==> 08-12: inputs <==
==> flow/design.v <==
module input_buffer #(parameter DATA_WIDTH = 8, parameter SIZE = 64)(
    input logic clk,
    input logic rst,
    input logic write_en,
    input logic [DATA_WIDTH-1:0] data_in,
    output logic [DATA_WIDTH-1:0] data_out,
    input logic [$clog2(SIZE)-1:0] read_addr,
    input logic [$clog2(SIZE)-1:0] write_addr
);
    logic [DATA_WIDTH-1:0] buffer [0:SIZE-1];
    always_ff @(posedge clk or posedge rst) begin
        if (rst)
            for (int i = 0; i < SIZE; i++) buffer[i] <= 0;
        else if (write_en)
            buffer[write_addr] <= data_in;
    end
    assign data_out = buffer[read_addr];
endmodule
module weight_buffer #(parameter DATA_WIDTH = 8, parameter SIZE = 9)(
    input logic clk,
    input logic rst,
    input logic write_en,
    input logic [DATA_WIDTH-1:0] data_in,
    input logic [$clog2(SIZE)-1:0] write_addr,
    output logic [SIZE*DATA_WIDTH-1:0] weights
);
    logic [DATA_WIDTH-1:0] buffer [0:SIZE-1];
    always_ff @(posedge clk or posedge rst) begin
        if (rst)
            for (int i = 0; i < SIZE; i++) buffer[i] <= 0;
        else if (write_en)
            buffer[write_addr] <= data_in;
    end
    for (genvar g = 0; g < SIZE; g++) begin : g_out
        assign weights[g*DATA_WIDTH +: DATA_WIDTH] = buffer[g];
    end
endmodule
module conv2d_core #(parameter DATA_WIDTH = 8)(
    input logic clk,
    input logic rst,
    input logic [9*DATA_WIDTH-1:0] input_window,
    input logic [9*DATA_WIDTH-1:0] weights,
    output logic signed [2*DATA_WIDTH-1:0] conv_out
);
    logic signed [2*DATA_WIDTH-1:0] acc, acc_next;
    always_comb begin
        acc_next = 0;
        for (int i = 0; i < 9; i++) begin
            acc_next += $signed(input_window[i*DATA_WIDTH +: DATA_WIDTH]) * $signed(weights[i*DATA_WIDTH +: DATA_WIDTH]);
        end
    end
    always_ff @(posedge clk or posedge rst) begin
        if (rst)
            acc <= 0;
        else
            acc <= acc_next;
    end
    assign conv_out = acc;
endmodule
module relu #(parameter DATA_WIDTH = 16)(
    input logic signed [DATA_WIDTH-1:0] in,
    output logic signed [DATA_WIDTH-1:0] out
);
    assign out = (in > 0) ? in : 0;
endmodule
module max_pool #(parameter DATA_WIDTH = 8)(
    input logic [DATA_WIDTH-1:0] in0, in1, in2, in3,
    output logic [DATA_WIDTH-1:0] out
);
    assign out = (in0 > in1) ? (in0 > in2 ? (in0 > in3 ? in0 : in3) : (in2 > in3 ? in2 : in3)) :
                              (in1 > in2 ? (in1 > in3 ? in1 : in3) : (in2 > in3 ? in2 : in3));
endmodule
module cnn_accel (
    input  logic        clk,
    input  logic        rst,
    input  logic        wr_en,
    input  logic        wr_sel,      
    input  logic [5:0]  wr_addr,
    input  logic [7:0]  wr_data,
    input  logic        start,
    output logic        ready,
    output logic        out_valid,
    output logic [15:0] out_data
);
    typedef enum logic [1:0] {S_IDLE, S_READ, S_CONV, S_POOL} state_t;
    state_t state;
    logic [3:0] k;           
    logic [1:0] s;           
    logic [1:0] py, px;      
    logic [7:0]  pix;
    logic [5:0]  rd_addr;
    logic [71:0] weights;
    logic [7:0]  win [0:8];
    logic [71:0] win_flat;
    logic signed [15:0] conv_out, relu_out;
    logic [15:0] pool_r [0:3];
    logic [15:0] pool_out;
    logic        out_valid_r;
    assign ready = (state == S_IDLE);
    input_buffer #(.DATA_WIDTH(8), .SIZE(64)) u_ibuf (
        .clk(clk), .rst(rst),
        .write_en(wr_en & ~wr_sel & ready),
        .data_in(wr_data),
        .data_out(pix),
        .read_addr(rd_addr),
        .write_addr(wr_addr)
    );
    weight_buffer #(.DATA_WIDTH(8), .SIZE(9)) u_wbuf (
        .clk(clk), .rst(rst),
        .write_en(wr_en & wr_sel & ready),
        .data_in(wr_data),
        .write_addr(wr_addr[3:0]),
        .weights(weights)
    );
    conv2d_core #(.DATA_WIDTH(8)) u_conv (
        .clk(clk), .rst(rst),
        .input_window(win_flat),
        .weights(weights),
        .conv_out(conv_out)
    );
    for (genvar g = 0; g < 9; g++) begin : g_win
        assign win_flat[g*8 +: 8] = win[g];
    end
    relu #(.DATA_WIDTH(16)) u_relu (.in(conv_out), .out(relu_out));
    max_pool #(.DATA_WIDTH(16)) u_pool (
        .in0(pool_r[0]), .in1(pool_r[1]), .in2(pool_r[2]), .in3(pool_r[3]),
        .out(pool_out)
    );
    logic [1:0] ky, kx;
    always_comb begin
        case (k)
            4'd0: begin ky = 2'd0; kx = 2'd0; end
            4'd1: begin ky = 2'd0; kx = 2'd1; end
            4'd2: begin ky = 2'd0; kx = 2'd2; end
            4'd3: begin ky = 2'd1; kx = 2'd0; end
            4'd4: begin ky = 2'd1; kx = 2'd1; end
            4'd5: begin ky = 2'd1; kx = 2'd2; end
            4'd6: begin ky = 2'd2; kx = 2'd0; end
            4'd7: begin ky = 2'd2; kx = 2'd1; end
            default: begin ky = 2'd2; kx = 2'd2; end
        endcase
    end
    logic [2:0] row, col;
    assign row = {py, 1'b0} + {2'b00, s[1]} + {1'b0, ky};
    assign col = {px, 1'b0} + {2'b00, s[0]} + {1'b0, kx};
    assign rd_addr = {row, col};
    always_ff @(posedge clk or posedge rst) begin
        if (rst) begin
            state       <= S_IDLE;
            k           <= 4'd0;
            s           <= 2'd0;
            py          <= 2'd0;
            px          <= 2'd0;
            out_valid_r <= 1'b0;
            for (int i = 0; i < 9; i++) win[i] <= 8'd0;
            for (int i = 0; i < 4; i++) pool_r[i] <= 16'd0;
        end else begin
            out_valid_r <= 1'b0;
            case (state)
                S_IDLE: begin
                    if (start) begin
                        state <= S_READ;
                        k  <= 4'd0;
                        s  <= 2'd0;
                        py <= 2'd0;
                        px <= 2'd0;
                    end
                end
                S_READ: begin
                    win[k] <= pix;
                    if (k == 4'd8) state <= S_CONV;
                    else k <= k + 4'd1;
                end
                S_CONV: begin
                    state <= S_POOL;
                end
                S_POOL: begin
                    pool_r[s] <= relu_out;
                    k <= 4'd0;
                    if (s == 2'd3) begin
                        out_valid_r <= 1'b1;
                        s <= 2'd0;
                        if (px == 2'd2) begin
                            px <= 2'd0;
                            if (py == 2'd2) begin
                                py <= 2'd0;
                                state <= S_IDLE;
                            end else begin
                                py <= py + 2'd1;
                                state <= S_READ;
                            end
                        end else begin
                            px <= px + 2'd1;
                            state <= S_READ;
                        end
                    end else begin
                        s <= s + 2'd1;
                        state <= S_READ;
                    end
                end
                default: state <= S_IDLE;
            endcase
        end
    end
    assign out_valid = out_valid_r;
    assign out_data  = pool_out;
endmodule
==> flow/run.sh <==
#!/bin/bash
# the make line also repeats each setting of config.mk as NAME=value (left out here)
make -C /OpenROAD-flow-scripts/flow DESIGN_CONFIG=/design/flow/config.mk WORK_HOME=/design/flow/orfs CLKGATE_MAP_FILE= finish
==> flow/config.mk <==
export PLATFORM = sky130hd
export DESIGN_NAME = cnn_accel
export DESIGN_NICKNAME = cnn_accel
export VERILOG_FILES = /design/flow/design.v
export SDC_FILE = /design/flow/constraint.sdc
export NUM_CORES = 4
export LEC_CHECK = 0
export CAP_MARGIN = 20
export CORE_MARGIN = 4
export CORE_UTILIZATION = 39
export GPL_TIMING_DRIVEN = 0
export PLACE_DENSITY_LB_ADDON = 0.19
export SETUP_SLACK_MARGIN = 2.38
export SLEW_MARGIN = 20
export TNS_END_PERCENT = 50
==> flow/constraint.sdc <==
create_clock -name core_clock -period 12.5 [get_ports {clk}]
set_input_delay 2.5000 -clock core_clock [delete_from_list [all_inputs] [get_ports {clk}]]
set_output_delay 2.5000 -clock core_clock [all_outputs]
set_load 0.01 [all_outputs]
==> 08-06: changes against 08-12 <==
==> flow/config.mk (replaced) <==
export PLATFORM = sky130hd
export DESIGN_NAME = cnn_accel
export DESIGN_NICKNAME = cnn_accel
export VERILOG_FILES = /design/flow/design.v
export SDC_FILE = /design/flow/constraint.sdc
export NUM_CORES = 4
export LEC_CHECK = 0
export ABC_AREA = 1
export CAP_MARGIN = 20
export CORE_MARGIN = 2
export CORE_UTILIZATION = 66
export SLEW_MARGIN = 20
==> flow/constraint.sdc (replaced) <==
create_clock -name core_clock -period 5.64 [get_ports {clk}]
set_input_delay 1.1280 -clock core_clock [delete_from_list [all_inputs] [get_ports {clk}]]
set_output_delay 1.1280 -clock core_clock [all_outputs]
set_load 0.01 [all_outputs]
==> reports/metrics.yaml <==
finish:
  seq_area_mm2: 0.0189
  area_share_nonclk_buffers: 0.0622
  multiInputCombCellCount: 4910
  fin_cells: 8895
power:
  seq_power_share: 0.306
  comb_power_w: 0.00706
placed_design:
  dp_hpwl_mm: 146
timing:
  postLayoutSetupSlackWorst_ps: -1740
  setup_viol: 12
  timing.final.crit_share: 1.31
status:
  so_faults: "setup timing"
  status: "finished with violations"
synth:
  synth_top_area_share: 0.314
The numbers above come from 08-06.

==> reports/metrics.yaml <==
power:
  seq_power_share: 0.240
  comb_power_w: 0.00654
timing:
  timing.final.crit_share: 0.685
  setup_viol: 0
  postLayoutSetupSlackWorst_ps: 3930
synth:
  synth-edff-count: 0
  syn_area_mm2: 0.0586
finish:
  seq_area_mm2: 0.0188
  multiInputCombCellCount: 3507
detailed_routing:
  drc: 0
placed_design:
  dp_hpwl_mm: 168
status:
  status: "timing/DRC/antenna clean"
The numbers above come from 08-12.


* * *

==> 06-04: inputs <==
RTL: the design.v shown in full above, as it stands there.
clock: 10.0 ns
lec_check: 0
cap_margin: 20
cell_pad_in_sites_global_placement: 2
core_margin: 2
core_utilization: 40
cts_cluster_diameter: 313
gpl_timing_driven: 0
max_routing_layer: met4
slew_margin: 35
run.sh (not shown) runs the stock make flow with config.mk's settings and CLKGATE_MAP_FILE=.
==> 05-17: changes against 06-04 <==
CELL_PAD_IN_SITES_GLOBAL_PLACEMENT = unset   (was 2)
CORE_UTILIZATION = 66   (was 40)
CTS_CLUSTER_DIAMETER = unset   (was 313)
GPL_TIMING_DRIVEN = unset   (was 0)
MAX_ROUTING_LAYER = unset   (was met4)
SLEW_MARGIN = 20   (was 35)
==> flow/constraint.sdc (replaced) <==
create_clock -name core_clock -period 12.1 [get_ports {clk}]
set_input_delay 2.4200 -clock core_clock [delete_from_list [all_inputs] [get_ports {clk}]]
set_output_delay 2.4200 -clock core_clock [all_outputs]
set_load 0.01 [all_outputs]
==> impl_metrics.xml <==
<?xml version="1.0" encoding="UTF-8"?>
<metrics>
  <group name="worst_setup_path">
    <metric name="crit_slowest_cell" unit="">sky130_fd_sc_hd__fa_1</metric>
    <metric name="worst_ep_required_time" unit="ns">10.56</metric>
    <metric name="worst-r2r-setup-slack" unit="ns">1.36</metric>
    <metric name="critical-path-max-stage-delay" unit="ns">0.60</metric>
    <metric name="worst-path-stages" unit="">24</metric>
  </group>
  <group name="sta">
    <metric name="postLayoutSetupSlackWorst" unit="ns">1.365</metric>
  </group>
  <group name="cells_and_area">
    <metric name="final.fill_count" unit="">13860</metric>
    <metric name="nonClockBufferCount" unit="">284</metric>
    <metric name="instances_no_fill" unit="">7472</metric>
  </group>
  <group name="detailed_routing">
    <metric name="vias_cell" unit="">5.500</metric>
  </group>
  <group name="global_route">
    <metric name="antenna_violations_before_repair" unit="">9</metric>
    <metric name="grt_use_total" unit="%">32.41</metric>
  </group>
  <group name="placed_design">
    <metric name="place_worst_setup_slack" unit="ns">1.413</metric>
  </group>
  <group name="outcome">
    <metric name="result_of_the_run" unit="">finished clean</metric>
  </group>
</metrics>
The numbers above come from 06-04.

==> impl_metrics.xml <==
<?xml version="1.0" encoding="UTF-8"?>
<metrics>
  <group name="placed_design">
    <metric name="hpwlAfterDp" unit="µm">128900</metric>
    <metric name="place_worst_setup_slack" unit="ns">4.057</metric>
  </group>
  <group name="outcome">
    <metric name="result_of_the_run" unit="">finished clean</metric>
  </group>
  <group name="global_route">
    <metric name="antenna_violations_before_repair" unit="">4</metric>
    <metric name="grt_use_total" unit="%">40.28</metric>
  </group>
  <group name="cells_and_area">
    <metric name="final.fill_count" unit="">6611</metric>
    <metric name="instances_no_fill" unit="">6521</metric>
    <metric name="nonClockBufferCount" unit="">109</metric>
  </group>
  <group name="sta">
    <metric name="postLayoutSetupSlackWorst" unit="ns">3.998</metric>
  </group>
  <group name="worst_setup_path">
    <metric name="crit_slowest_cell" unit="">sky130_fd_sc_hd__dfrtp_1</metric>
    <metric name="worst_ep_required_time" unit="ns">12.69</metric>
    <metric name="critical-path-max-stage-delay" unit="ns">0.54</metric>
    <metric name="worst-path-stages" unit="">23</metric>
  </group>
</metrics>
The numbers above come from 05-17.

Power is estimated from default activity; no workload was simulated.
